Setup of run A:
// desiredDrive_reg
module desiredDrive_reg(
    input clk, rst_n,
    input [11:0] avg_torque,
    input [4:0] cadence,
    input not_pedaling,
    input [12:0] incline,
    input [2:0] scale,
    output logic [11:0] target_curr
);
Size in the first run: about 1300 cells after synthesis, about 48 I/O pins, about 11000 sq um of cells after synthesis.
export LEC_CHECK = 0
export CAP_MARGIN = 20
export CORE_MARGIN = 2
export CORE_UTILIZATION = 72
export CTS_CLUSTER_SIZE = 28
export PLACE_DENSITY_LB_ADDON = 0.2
export SETUP_SLACK_MARGIN = 1.11
export SLEW_MARGIN = 20
create_clock -name core_clock -period 3.93 [get_ports {clk}]
run.sh (not shown) runs the stock make flow with config.mk's settings and CLKGATE_MAP_FILE=.
The flow ended early for run A: it failed with a tool error in global routing.
Setup changes, run A to run B
- PLACE_DENSITY_LB_ADDON: 0.2 -> unset
- CTS_CLUSTER_SIZE: 28 -> unset
- SETUP_SLACK_MARGIN: 1.11 -> unset
- CORE_UTILIZATION: 72 -> 40
- the clock period (ns, I/O delays scaled along): 3.93 -> 13.0
[summary]
- Run B ended with every stage complete and zero timing, DRC or antenna violations.
- Reported for run B and run A, synthesized cell count turned out identical to the last digit.
- Run B vs run A: width of the chip up by more than a quarter
- Effective utilization at floorplan (run B over run A): decrease, 32 points
- Run A -> run B: number of flip-flops and latches in the synthesized netlist delta 0, exact match
- Run B against run A; HPWL after detailed placement is down by more than a quarter.
- Delta (run B minus run A): area after synthesis flat; worst slack after detailed placement up 8630 ps; area of the die up about 80%.
- Post-CTS setup repair buffer count, run B and run A: smaller value in run B
For run C, these inputs were changed with respect to run B:
- HOLD_SLACK_MARGIN newly set to 0.19
- CTS_CLUSTER_DIAMETER newly set to 31
- ABC_AREA newly set to 1
- TNS_END_PERCENT newly set to 100
[summary]
First-pass GRT wire length (run C over run B): increase, 3600 microns. Max period utilization across run C and run B: run C. Layout overhead on the synthesized area | run C above run B. As far as number of sequential cells goes, run B and run C are indistinguishable; the numbers are identical.
Input changes introduced in run D (baseline for comparison: run C):
- PLACE_DENSITY: unset -> 0.4
- CTS_CLUSTER_DIAMETER: 31 -> 214
- TNS_END_PERCENT: 100 -> 35
- CTS_CLUSTER_SIZE: unset -> 12
- CORE_ASPECT_RATIO: unset -> 1.76
- SETUP_SLACK_MARGIN: unset -> -1.13
- CAP_MARGIN: 20 -> 10
- GPL_ROUTABILITY_DRIVEN: unset -> 1
- SLEW_MARGIN: 20 -> 35
- CELL_PAD_IN_SITES_GLOBAL_PLACEMENT: unset -> 3
--- outcome ---
Run D: all stages done; final checks FAILED (negative setup slack). Diff run C -> run D: number of well-tap cells placed shows a reduction of 1.3%; placed wire-length estimate after detailed placement shows an increase of 21%; number of clock sinks shows no meaningful change. Run D against run C: hold slack fell by 38 ps, part of the cycle the worst path needs rose by 7.4 points. Worst setup margin for run D: 960 ps down relative to run C.
Setup changes, run D to run E
- swapping 1.76 for 1.05 in CORE_ASPECT_RATIO
- putting MAX_ROUTING_LAYER at met4 where nothing was set
- clearing PLACE_DENSITY, which used to be 0.4
- swapping 10 for 20 in CAP_MARGIN
- clearing CELL_PAD_IN_SITES_GLOBAL_PLACEMENT, which used to be 3
- clearing CTS_CLUSTER_DIAMETER, which used to be 214
- swapping 0.19 for 0.15 in HOLD_SLACK_MARGIN
- swapping -1.13 for 0.85 in SETUP_SLACK_MARGIN
- clearing TNS_END_PERCENT, which used to be 35
- swapping 2 for 10 in CORE_MARGIN
- swapping 40 for 49 in CORE_UTILIZATION
- swapping 12 for 65 in CTS_CLUSTER_SIZE
- clearing ABC_AREA, which used to be 1
- clearing GPL_ROUTABILITY_DRIVEN, which used to be 1
- swapping 35 for 40 in SLEW_MARGIN
### Flow results
Relative area change from synthesis to final layout ended up 5.1 points higher on run E than on run D. Run E reports a lower clock period minus final worst setup slack than run D does. Summary of run E over run D: via count lost 535, die footprint lost 1.4%, total length of routed met2 wires lost 7200 microns. Run E vs run D — length of routed met3 wiring climbed by more than 100%. Cmp run E vs run D: count of clock-buffer cells in the layout higher in run E. Run E went all the way through the flow, and no timing, DRC or antenna check failed. Required time of the worst setup path (higher): run D. Route | run E vs run D | wire shorter in run E.


job 187:
The RTL this note starts from:
==> flow/design.v <==
module incline_sat(
    input [12:0] incline,
    output [9:0] incline_sat
);
assign incline_sat = (~incline[12] && |incline[12:9]) ? 10'h1FF : 
                    (incline[12] && ~(&incline[12:9])) ? 10'h200 : incline[9:0];
endmodule
module desiredDrive(
    input [11:0] avg_torque,
    input [4:0] cadence,
    input not_pedaling,
    input [12:0] incline,
    input [2:0] scale,
    output [11:0] target_curr
);
localparam TORQUE_MIN = 12'h380;
localparam TOO_SMALL = 5'h05;
logic [9:0] inc_sat;
incline_sat i1( .incline(incline), .incline_sat(inc_sat));
logic [10:0] incline_factor;
assign incline_factor = {inc_sat[9], inc_sat[9:0]} + 11'd256;
logic [8:0] incline_factor_limit;
assign incline_factor_limit = (incline_factor[10] == 1'b1) ? 9'h000 : (incline_factor[9]) ? 9'h1FF : incline_factor[8:0];
logic [5:0] cadence_factor;
assign cadence_factor = (|cadence[4:1]) ? ({1'b0, cadence} + 6'd32) : 6'h00;
logic [12:0]torque_off;
assign torque_off = {1'b0, avg_torque} - {1'b0, TORQUE_MIN};
logic [12:0] torque_pos;
assign torque_pos = (torque_off[12] == 1'b1) ? 12'h000 : torque_off[11:0];
logic [30:0]assist_prod;
assign assist_prod = not_pedaling ? 30'h00000000 : (torque_pos * incline_factor_limit * cadence_factor * scale);
assign target_curr = (|assist_prod[29:27]) ? 12'hFFF : assist_prod[26:15];
endmodule
module desiredDrive_reg(
    input clk, rst_n,
    input [11:0] avg_torque,
    input [4:0] cadence,
    input not_pedaling,
    input [12:0] incline,
    input [2:0] scale,
    output logic [11:0] target_curr
);
logic [11:0] avg_torque_r;
logic [4:0] cadence_r;
logic not_pedaling_r;
logic [12:0] incline_r;
logic [2:0] scale_r;
logic [11:0] target_curr_nxt;
always_ff @(posedge clk, negedge rst_n) begin
    if (!rst_n) begin
        avg_torque_r <= 12'h000;
        cadence_r <= 5'h00;
        not_pedaling_r <= 1'b0;
        incline_r <= 13'h0000;
        scale_r <= 3'h0;
    end
    else begin
        avg_torque_r <= avg_torque;
        cadence_r <= cadence;
        not_pedaling_r <= not_pedaling;
        incline_r <= incline;
        scale_r <= scale;
    end
end
desiredDrive iDD(.avg_torque(avg_torque_r), .cadence(cadence_r), .not_pedaling(not_pedaling_r),
                 .incline(incline_r), .scale(scale_r), .target_curr(target_curr_nxt));
always_ff @(posedge clk, negedge rst_n) begin
    if (!rst_n)
        target_curr <= 12'h000;
    else
        target_curr <= target_curr_nxt;
end
endmodule
Settings: LEC_CHECK=0, ABC_AREA=0, CAP_MARGIN=25, CORE_ASPECT_RATIO=1.67, CORE_MARGIN=2, CORE_UTILIZATION=32, GPL_ROUTABILITY_DRIVEN=0, GPL_TIMING_DRIVEN=1, MAX_ROUTING_LAYER=met5, SETUP_SLACK_MARGIN=-1.43, SLEW_MARGIN=5, TNS_END_PERCENT=90; clock period 14.5 ns.
Setup changes, job 187 to job 776
==> flow/config.mk <==
export PLATFORM = sky130hd
export DESIGN_NAME = desiredDrive_reg
export DESIGN_NICKNAME = desiredDrive_reg
export VERILOG_FILES = /design/flow/design.v
export SDC_FILE = /design/flow/constraint.sdc
export NUM_CORES = 4
export LEC_CHECK = 0
export CAP_MARGIN = 20
export CORE_MARGIN = 2
export CORE_UTILIZATION = 64
export SLEW_MARGIN = 20
==> flow/constraint.sdc <==
create_clock -name core_clock -period 9.84 [get_ports {clk}]
set_input_delay 1.9680 -clock core_clock [delete_from_list [all_inputs] [get_ports {clk}]]
set_output_delay 1.9680 -clock core_clock [all_outputs]
set_load 0.01 [all_outputs]
--- outcome ---
- Job 776 had finished all stages when the layout checks came back failing, citing negative setup slack.
- Vertical die dimension ends up higher on job 187.
- Summary of the comparison: met2 routed wirelength is higher in job 776, relative to job 187.
- Lower initial core utilization goes to job 187 over job 776.
- In the flow results for job 776 and job 187, the routed length on met1 is larger on job 776.
- Job 776: detail-routed net length per standard cell 4.1 um above job 187
- Against job 187, number of rows created at floorplan in job 776 fell by more than a quarter.
## Diff of input files: job 1158 against job 776
-- flow/config.mk --
<<< job 776, line 8
export CAP_MARGIN = 20
export CORE_MARGIN = 2
export CORE_UTILIZATION = 64
export SLEW_MARGIN = 20
>>> job 1158, line 8
export CAP_MARGIN = 20
export CORE_MARGIN = 2
export CORE_UTILIZATION = 40
export SLEW_MARGIN = 20
==> flow/constraint.sdc <==
create_clock -name core_clock -period 10.7 [get_ports {clk}]
set_input_delay 2.1400 -clock core_clock [delete_from_list [all_inputs] [get_ports {clk}]]
set_output_delay 2.1400 -clock core_clock [all_outputs]
set_load 0.01 [all_outputs]
--- outcome ---
Job 1158 has core utilization below what job 776 had. Job 1158 vs. job 776: post-synthesis cell area now sits at about the same level, part of the cycle the worst path needs now smaller. Completing all stages was not enough for job 1158: its layout failed the final checks because of negative setup slack.
[inputs] job 8077 vs job 1158
-- flow/config.mk --
<<< job 1158, line 6
export NUM_CORES = 4
export LEC_CHECK = 0
export CAP_MARGIN = 20
export CORE_MARGIN = 2
export CORE_UTILIZATION = 40
export SLEW_MARGIN = 20
>>> job 8077, line 6
export NUM_CORES = 4
export LEC_CHECK = 0
export ABC_AREA = 1
export CAP_MARGIN = 20
export CORE_MARGIN = 2
export CORE_UTILIZATION = 66
export SLEW_MARGIN = 20
==> flow/constraint.sdc <==
create_clock -name core_clock -period 6.43 [get_ports {clk}]
set_input_delay 1.2860 -clock core_clock [delete_from_list [all_inputs] [get_ports {clk}]]
set_output_delay 1.2860 -clock core_clock [all_outputs]
set_load 0.01 [all_outputs]
--- outcome ---
On number of clock buffers inserted by TritonCTS, job 8077 and job 1158 are basically level.
On fraction of the yosys area taken by sequential cells, job 8077 and job 1158 are basically level.
When job 8077 is measured against job 1158, its post-synthesis adder-cell area fraction turns out 0.53 points lower.
On total standard cell area after synthesis, job 1158 beats job 8077.
Compared with job 1158, job 8077 shows a area of the synthesized netlist per yosys stat that is about 1.2% higher.
FAIL job 8077 @ global routing (5_1_grt): tool exited with error
Summary of job 8077 over job 1158: overall die height now sits lower; placed cell area now sits higher; HPWL after detailed placement now sits higher; post-synthesis instance total now sits higher.
Summary of job 8077 over job 1158: post-cts repair resize count higher; total cells reported by yosys after synthesis higher.
Setup changes, job 8077 to job 4019
-- flow/config.mk --
<<< job 8077, line 9
export CAP_MARGIN = 20
export CORE_MARGIN = 2
export CORE_UTILIZATION = 66
export SLEW_MARGIN = 20
>>> job 4019, line 9
export CAP_MARGIN = 20
export CORE_MARGIN = 2
export CORE_UTILIZATION = 72
export CTS_CLUSTER_SIZE = 15
export PLACE_DENSITY_LB_ADDON = 0.2
export SLEW_MARGIN = 20
==> flow/constraint.sdc <==
create_clock -name core_clock -period 11.4 [get_ports {clk}]
set_input_delay 2.2800 -clock core_clock [delete_from_list [all_inputs] [get_ports {clk}]]
set_output_delay 2.2800 -clock core_clock [all_outputs]
set_load 0.01 [all_outputs]
==> comparison <==
[job 4019] flow finished | final checks: failed | reasons: negative setup slack
Changes observed in job 4019 relative to job 8077: number of cell rows now sits lower, worst slack at placement climbed 4.40 ns, compound-cell area share of the yosys netlist barely changed, die area down 8.1%, effective utilization at floorplan saw an increase.
| die extent in y | job 4019 vs job 8077 | about 4% lower |
Changes in job 255 relative to job 4019:
-- flow/config.mk --
<<< job 4019, line 10
export CORE_MARGIN = 2
export CORE_UTILIZATION = 72
export CTS_CLUSTER_SIZE = 15
export PLACE_DENSITY_LB_ADDON = 0.2
export SLEW_MARGIN = 20
>>> job 255, line 10
export CORE_MARGIN = 2
export CORE_UTILIZATION = 72
export SETUP_SLACK_MARGIN = -0.58
export SLEW_MARGIN = 20
==> flow/constraint.sdc <==
create_clock -name core_clock -period 5.99 [get_ports {clk}]
set_input_delay 1.1980 -clock core_clock [delete_from_list [all_inputs] [get_ports {clk}]]
set_output_delay 1.1980 -clock core_clock [all_outputs]
set_load 0.01 [all_outputs]
--- outcome ---
Diff job 4019 -> job 255: floorplan-stage core utilization essentially unchanged; weighted congestion at the end of routability-driven global placement -about 8%; synthesized flop and latch total saw little to no change; net count after synthesis level.
The area of the synthesized netlist per yosys stat on job 255 is in line with that on job 4019.
Comparing job 4019 against job 255, there is no change at all in number of port buffers.
Combined area of all synthesized cells delta (job 4019 -> job 255): insignificant
Job 255 failed in clock tree synthesis (4_1_cts) with DPL-0033.
Job 4019 -> job 255: synthesized cell count delta 0, exact match
